==> flow/design.v <==
module pg_0 (
    input logic a,
    input logic b,
    output logic p,
    output logic g
);
assign p = a ^ b;
assign g = a & b;
endmodule
module pg_1plus (
    input logic pi_cur,
    input logic gi_cur,
    input logic pi_prev,
    input logic gi_prev,
    output logic pout,
    output logic gout
);
assign pout = pi_cur & pi_prev;
assign gout = gi_cur | (pi_cur & gi_prev);
endmodule
module ks_add #(
    parameter N = 64
)
(
    input  logic         clk,
    input  logic         rstn_,
    input  logic         en,
    input  logic [N-1:0] a,
    input  logic [N-1:0] b,
    output logic [N-1:0] out
);
    localparam int stages = $clog2(N) + 1;
    function automatic integer log2_arr(input integer x);
        integer k;
        begin
            log2_arr = 0;
            for (k = 1; k < 31; k = k + 1)
                if (x >= (1 << k)) log2_arr = k;
        end
    endfunction
    genvar i;
    generate
        for (i = 0; i < stages; i++) begin : gen_pg
            logic [(N-(2**(i-1)))-1:0] g_reg_array;
            logic [(N-(2**(i-1)))-1:0] p_reg_array;
            logic [(N-(2**(i-1)))-1:0] p_out_array;
            logic [(N-(2**(i-1)))-1:0] g_out_array;
        end
    endgenerate
    genvar j;
    generate
        for (j = 0; j < stages; j++) begin : reg_assign
            always_ff @( posedge clk ) begin
                if ( !rstn_ ) begin
                    gen_pg[j].g_reg_array <= 0;
                    gen_pg[j].p_reg_array <= 0;
                end
                else if ( en ) begin
                    gen_pg[j].g_reg_array <= gen_pg[j].g_out_array;
                    gen_pg[j].p_reg_array <= gen_pg[j].p_out_array;
                end
                else begin
                    gen_pg[j].g_reg_array <= gen_pg[j].g_reg_array;
                    gen_pg[j].p_reg_array <= gen_pg[j].p_reg_array;
                end
            end
        end
    endgenerate
    genvar step;
    generate 
        for (i = 0; i < N; i++) begin
            pg_0 step0(a[i], b[i], gen_pg[0].p_out_array[i], gen_pg[0].g_out_array[i]);
        end
        for (step = 1; step <= stages; step++) begin
            for (i = 0; i < N-2**(step-1); i++) begin 
                if (step == 1) begin
                    pg_1plus stepn(gen_pg[0].p_reg_array[i+1],  
                                 gen_pg[0].g_reg_array[i+1], 
                                 gen_pg[0].p_reg_array[i], 
                                 gen_pg[0].g_reg_array[i], 
                                 gen_pg[step].p_out_array[i], 
                                 gen_pg[step].g_out_array[i]);
                end
                if (step > 1) begin
                    if (i==0) begin
                        pg_1plus stepn(gen_pg[step-1].p_reg_array[i+2**(step-2)],  
                                 gen_pg[step-1].g_reg_array[i+2**(step-2)], 
                                 gen_pg[0].p_reg_array[0], 
                                 gen_pg[0].g_reg_array[0], 
                                 gen_pg[step].p_out_array[0], 
                                 gen_pg[step].g_out_array[0]);
                    end
                    else if (i < 2**(step-2)) begin 
                        pg_1plus stepn(gen_pg[step-1].p_reg_array[i+2**(step-2)],                                         
                                 gen_pg[step-1].g_reg_array[i+2**(step-2)],                                            
                                 gen_pg[log2_arr(i)+1].p_reg_array[i-2**(log2_arr(i))], 
                                 gen_pg[log2_arr(i)+1].g_reg_array[i-2**(log2_arr(i))],
                                 gen_pg[step].p_out_array[i], 
                                 gen_pg[step].g_out_array[i]);
                    end
                    else begin  
                        pg_1plus stepn(gen_pg[step-1].p_reg_array[i+2**(step-2)],  
                                 gen_pg[step-1].g_reg_array[i+2**(step-2)], 
                                 gen_pg[step-1].p_reg_array[i-2**(step-2)], 
                                 gen_pg[step-1].g_reg_array[i-2**(step-2)], 
                                 gen_pg[step].p_out_array[i], 
                                 gen_pg[step].g_out_array[i]);
                    end
                end
            end
        end
    endgenerate
    generate
        for (i = 0; i < N; i++) begin
            if ( i==0 ) begin
                assign out[0] = gen_pg[0].p_reg_array[0];
            end
            else if ( i==1 ) begin
                assign out[1] = gen_pg[0].p_reg_array[1] ^ gen_pg[0].g_reg_array[0];
            end
            else if (i <= N/2) begin  
                assign out[i] = (gen_pg[0].p_reg_array[i]) ^ (gen_pg[log2_arr(i-1)+1].g_reg_array[(i-1)-2**log2_arr(i-1)]); 
            end
            else begin
                assign out[i] = gen_pg[0].p_reg_array[i] ^ gen_pg[stages-1].g_reg_array[(i-1)-(N/2)]; 
            end
        end
    endgenerate
endmodule
make LEC_CHECK=0 ABC_AREA=0 CAP_MARGIN=35 CELL_PAD_IN_SITES_GLOBAL_PLACEMENT=0 CORE_ASPECT_RATIO=1.35 CORE_MARGIN=2 CORE_UTILIZATION=23 CTS_CLUSTER_DIAMETER=181 HOLD_SLACK_MARGIN=0.11 MAX_ROUTING_LAYER=met4 MIN_ROUTING_LAYER=met2 PLACE_DENSITY_LB_ADDON=0.15 SETUP_SLACK_MARGIN=0.27 SLEW_MARGIN=20 TNS_END_PERCENT=90 finish   # period 1.57 ns
run.sh (not shown) runs the stock make flow with config.mk's settings and CLKGATE_MAP_FILE=.
The starting point finished but fails on setup timing.
Rerun with:
Settings changed: ABC_AREA 0 to 1, CAP_MARGIN 35 to 20, CELL_PAD_IN_SITES_GLOBAL_PLACEMENT 0 to default, CORE_ASPECT_RATIO 1.35 to default, CTS_CLUSTER_DIAMETER 181 to default, HOLD_SLACK_MARGIN 0.11 to default, MAX_ROUTING_LAYER met4 to default, MIN_ROUTING_LAYER met2 to default, SETUP_SLACK_MARGIN 0.27 to default.
Clock period 1.57 ns to 2.94 ns, I/O delays scaled along.
The changed run completed without violations; total power goes down by well over a third; cell area shrinks by a few percent; final cell count increases by roughly a tenth; global-route usage decreases by 9.1 points; synthesized cell count is higher by a quarter to a third; synthesized area grows slightly; die area goes up slightly; clock power is lower by well over a third; sequential share of layout area went up by 1.3 points; wire length went up by a few percent.
Rerun with:
Settings changed: ABC_AREA 1 to default, CORE_UTILIZATION 23 to 72, HOLD_SLACK_MARGIN from default to -0.09, MAX_ROUTING_LAYER from default to met4, PLACE_DENSITY_LB_ADDON 0.15 to default, TNS_END_PERCENT 90 to default.
Clock period 2.94 ns to 1.42 ns, I/O delays scaled along.
With this change the flow completed and failed the layout checks on setup timing.
Sequential cell count is unchanged.
Design area went down by 1.3%.
Final cell count decreases by 31%.
Utilization rises by 60 points.
Routed wire length came out lower by 5.6%.
Power rose by 100%.
Hold slack is worse by 0.38 ns.
Clock-buffer cell count falls by 27.
Via count goes up by 3.9%.
Sequential power rose by 100%.

---

Setup of build 26:
Starts from the design.v that is shown in full above.
clock: 2.0 ns
lec_check: 0
cap_margin: 20
cell_pad_in_sites_detail_placement: 1
core_margin: 2
core_utilization: 40
cts_cluster_size: 20
min_routing_layer: met2
place_density: 0.67
slew_margin: 20
Build 26: complete, dirty (negative setup slack)
Changes in build 82 relative to build 26:
- removing CTS_CLUSTER_SIZE (formerly 20)
- removing MIN_ROUTING_LAYER (formerly met2)
- removing PLACE_DENSITY (formerly 0.67)
- removing CELL_PAD_IN_SITES_DETAIL_PLACEMENT (formerly 1)
- changing the clock period (ns, I/O delays scaled along) from 2.0 to 1.93
Findings:
Per the comparison of build 82 with build 26, via count fell 33%; global routing usage on met1 rose 29 points; first-pass GRT wire length fell about 17%; area added between synthesis and finish fell 0.85 points.
Build 82 -> build 26: placed cell count flat
In summary, build 82 completed successfully, with a layout that passed the timing, design-rule and antenna checks.
Build 82 vs build 26 — met2 capacity usage during global routing dropped 14 points.
diff inputs: build 82 => build 21
- HOLD_SLACK_MARGIN now -0.1, previously not set
- CTS_CLUSTER_DIAMETER now 53, previously not set
- CORE_UTILIZATION now 72, was 40
- CTS_CLUSTER_SIZE now 14, previously not set
- PLACE_DENSITY_LB_ADDON now 0.28, previously not set
- the clock period (ns, I/O delays scaled along) now 1.48, was 1.93
### Flow results
No crash in build 21: every stage finished, but the layout fails its final checks due to negative setup slack.
The final layout from build 82, which completed every stage, passed the timing, design-rule and antenna checks at the end of the flow.
The combinational cell fraction of total power in build 21 sits 2.5 points above the value recorded for build 82.
The worst setup path startpoint comes out gen_pg[0].p_reg_array[41] in one run and gen_pg[0].p_reg_array[1] in the other, namely in build 82 and build 21 respectively.
Summary: with build 82 as the reference, design area in build 21 moved down by a few percent.
Diff build 82..build 21 | synthesized cell count | unchanged
The higher floorplan core density came out of build 21.
For clock latency reported for the late side of the worst-skew pair, build 82 and build 21 come out practically identical.
Taking build 82 as the reference, in build 21 global-route wire length before repair picked up an extra 8.1%, power density normalized to cell area picked up an extra about 20%, share of the core filled with cells in the final layout picked up an extra 37 points, first-iteration DRC count picked up an extra 75%, die area lost 44%.
The inputs of build 68 differ from those of build 21 as listed below.
- HOLD_SLACK_MARGIN changed from -0.1 to -0.08
- CTS_CLUSTER_DIAMETER changed from 53 to 27
- SETUP_SLACK_MARGIN newly set to -0.08
- TNS_END_PERCENT newly set to 30
- PLACE_DENSITY_LB_ADDON changed from 0.28 to 0.29
- the clock period (ns, I/O delays scaled along) changed from 1.48 to 1.07
## What came out
Build 68: it failed during 5_1_grt, and the tool reported GRT-0232. Diff build 68..build 21 | port buffer count | unchanged. Synthesized instance count delta (build 68 -> build 21): insignificant. Build 21 → build 68: CTS buffer count higher; yosys-reported design area after synthesis level; die size now sits at about the same level.
### build 68 -> build 84
- setting MAX_ROUTING_LAYER to met4 for the first time
- changing CTS_CLUSTER_DIAMETER from 27 to 358
--- outcome ---
Build 84 had finished all stages when the layout checks came back failing, citing negative setup slack.
Build 68 → build 84: y dimension of the die comparable, post-place instance area shows no meaningful change, post-synth tally of flip-flops with integrated enable closely matched the old numbers.
From build 84 to build 68, area fraction in mux cells did not move at all.
Build 84 against build 68: post-place setup slack increased 0.0069 ns; final estimated routing congestion in global placement lost 0.0085; detailed placer's ending HPWL +0.31%.
In the metrics for build 68 and build 84, the one carrying the higher number of H-tree levels is build 68.

---

Setup of try-cedar:
RTL: the design.v shown in full above, as it stands there.
clock: 1.07 ns
lec_check: 0
cap_margin: 20
core_margin: 2
core_utilization: 72
cts_cluster_diameter: 358
cts_cluster_size: 14
hold_slack_margin: -0.08
place_density_lb_addon: 0.29
setup_slack_margin: -0.1
slew_margin: 20
tns_end_percent: 30
Every stage of try-cedar finished as expected; the final checks, on the other hand, flagged hold timing, setup timing, which means the layout fails.
### try-cedar -> try-sierra
- CTS_CLUSTER_DIAMETER changed from 358 to 28
- TNS_END_PERCENT removed (was 30)
- HOLD_SLACK_MARGIN removed (was -0.08)
- CTS_CLUSTER_SIZE changed from 14 to 50
- SETUP_SLACK_MARGIN changed from -0.1 to 0.15
- PLACE_DENSITY_LB_ADDON changed from 0.29 to 0.28
- the clock period (ns, I/O delays scaled along) changed from 1.07 to 1.12
--- outcome ---
- try-sierra did not finish: a tool error stopped it during global routing (5_1_grt).
- Status try-cedar: flow complete, layout not clean - hold timing, setup timing
- In terms of sequential element share of the synthesized area, try-sierra and try-cedar differ only marginally.
- Post-CTS setup buffer count is higher on try-sierra
- Synthesized area essentially unchanged between try-sierra and try-cedar.
- The placer congestion estimate reported for try-sierra is smaller than that of try-cedar by 0.064.
- Between try-cedar and try-sierra, detailed-placement wirelength estimate decreased.
- Compared try-cedar against try-sierra; placed standard-cell area within noise.
- Diff try-sierra..try-cedar | count of unique library cells instantiated by Yosys | unchanged
> inputs changed (try-sierra -> try-lagoon)
- PLACE_DENSITY_LB_ADDON no longer set, was 0.28
- CORE_UTILIZATION now 58, was 72
- CTS_CLUSTER_SIZE no longer set, was 50
- CTS_CLUSTER_DIAMETER no longer set, was 28
- SETUP_SLACK_MARGIN no longer set, was 0.15
- the clock period (ns, I/O delays scaled along) now 1.07, was 1.12
--- outcome ---
- [flow] try-lagoon | stages: complete | final checks: fail | reason: setup timing
- On minimum setup slack after placement: between try-sierra and try-lagoon, it ends up lower for try-lagoon.
- Relative to try-sierra, number of cells after detailed placement increased by 133 in try-lagoon.
- Comparing try-lagoon against try-sierra, there is no change at all in parity-gate share of the synthesized area counting xor and xnor cells.
- On die area, try-sierra beats try-lagoon.
- Deepest clock path buffer count came out exactly the same in try-sierra and try-lagoon.
- Comparing try-sierra against try-lagoon, there is no change at all in synthesized cell count.
Power and IR drop assume default switching activity.
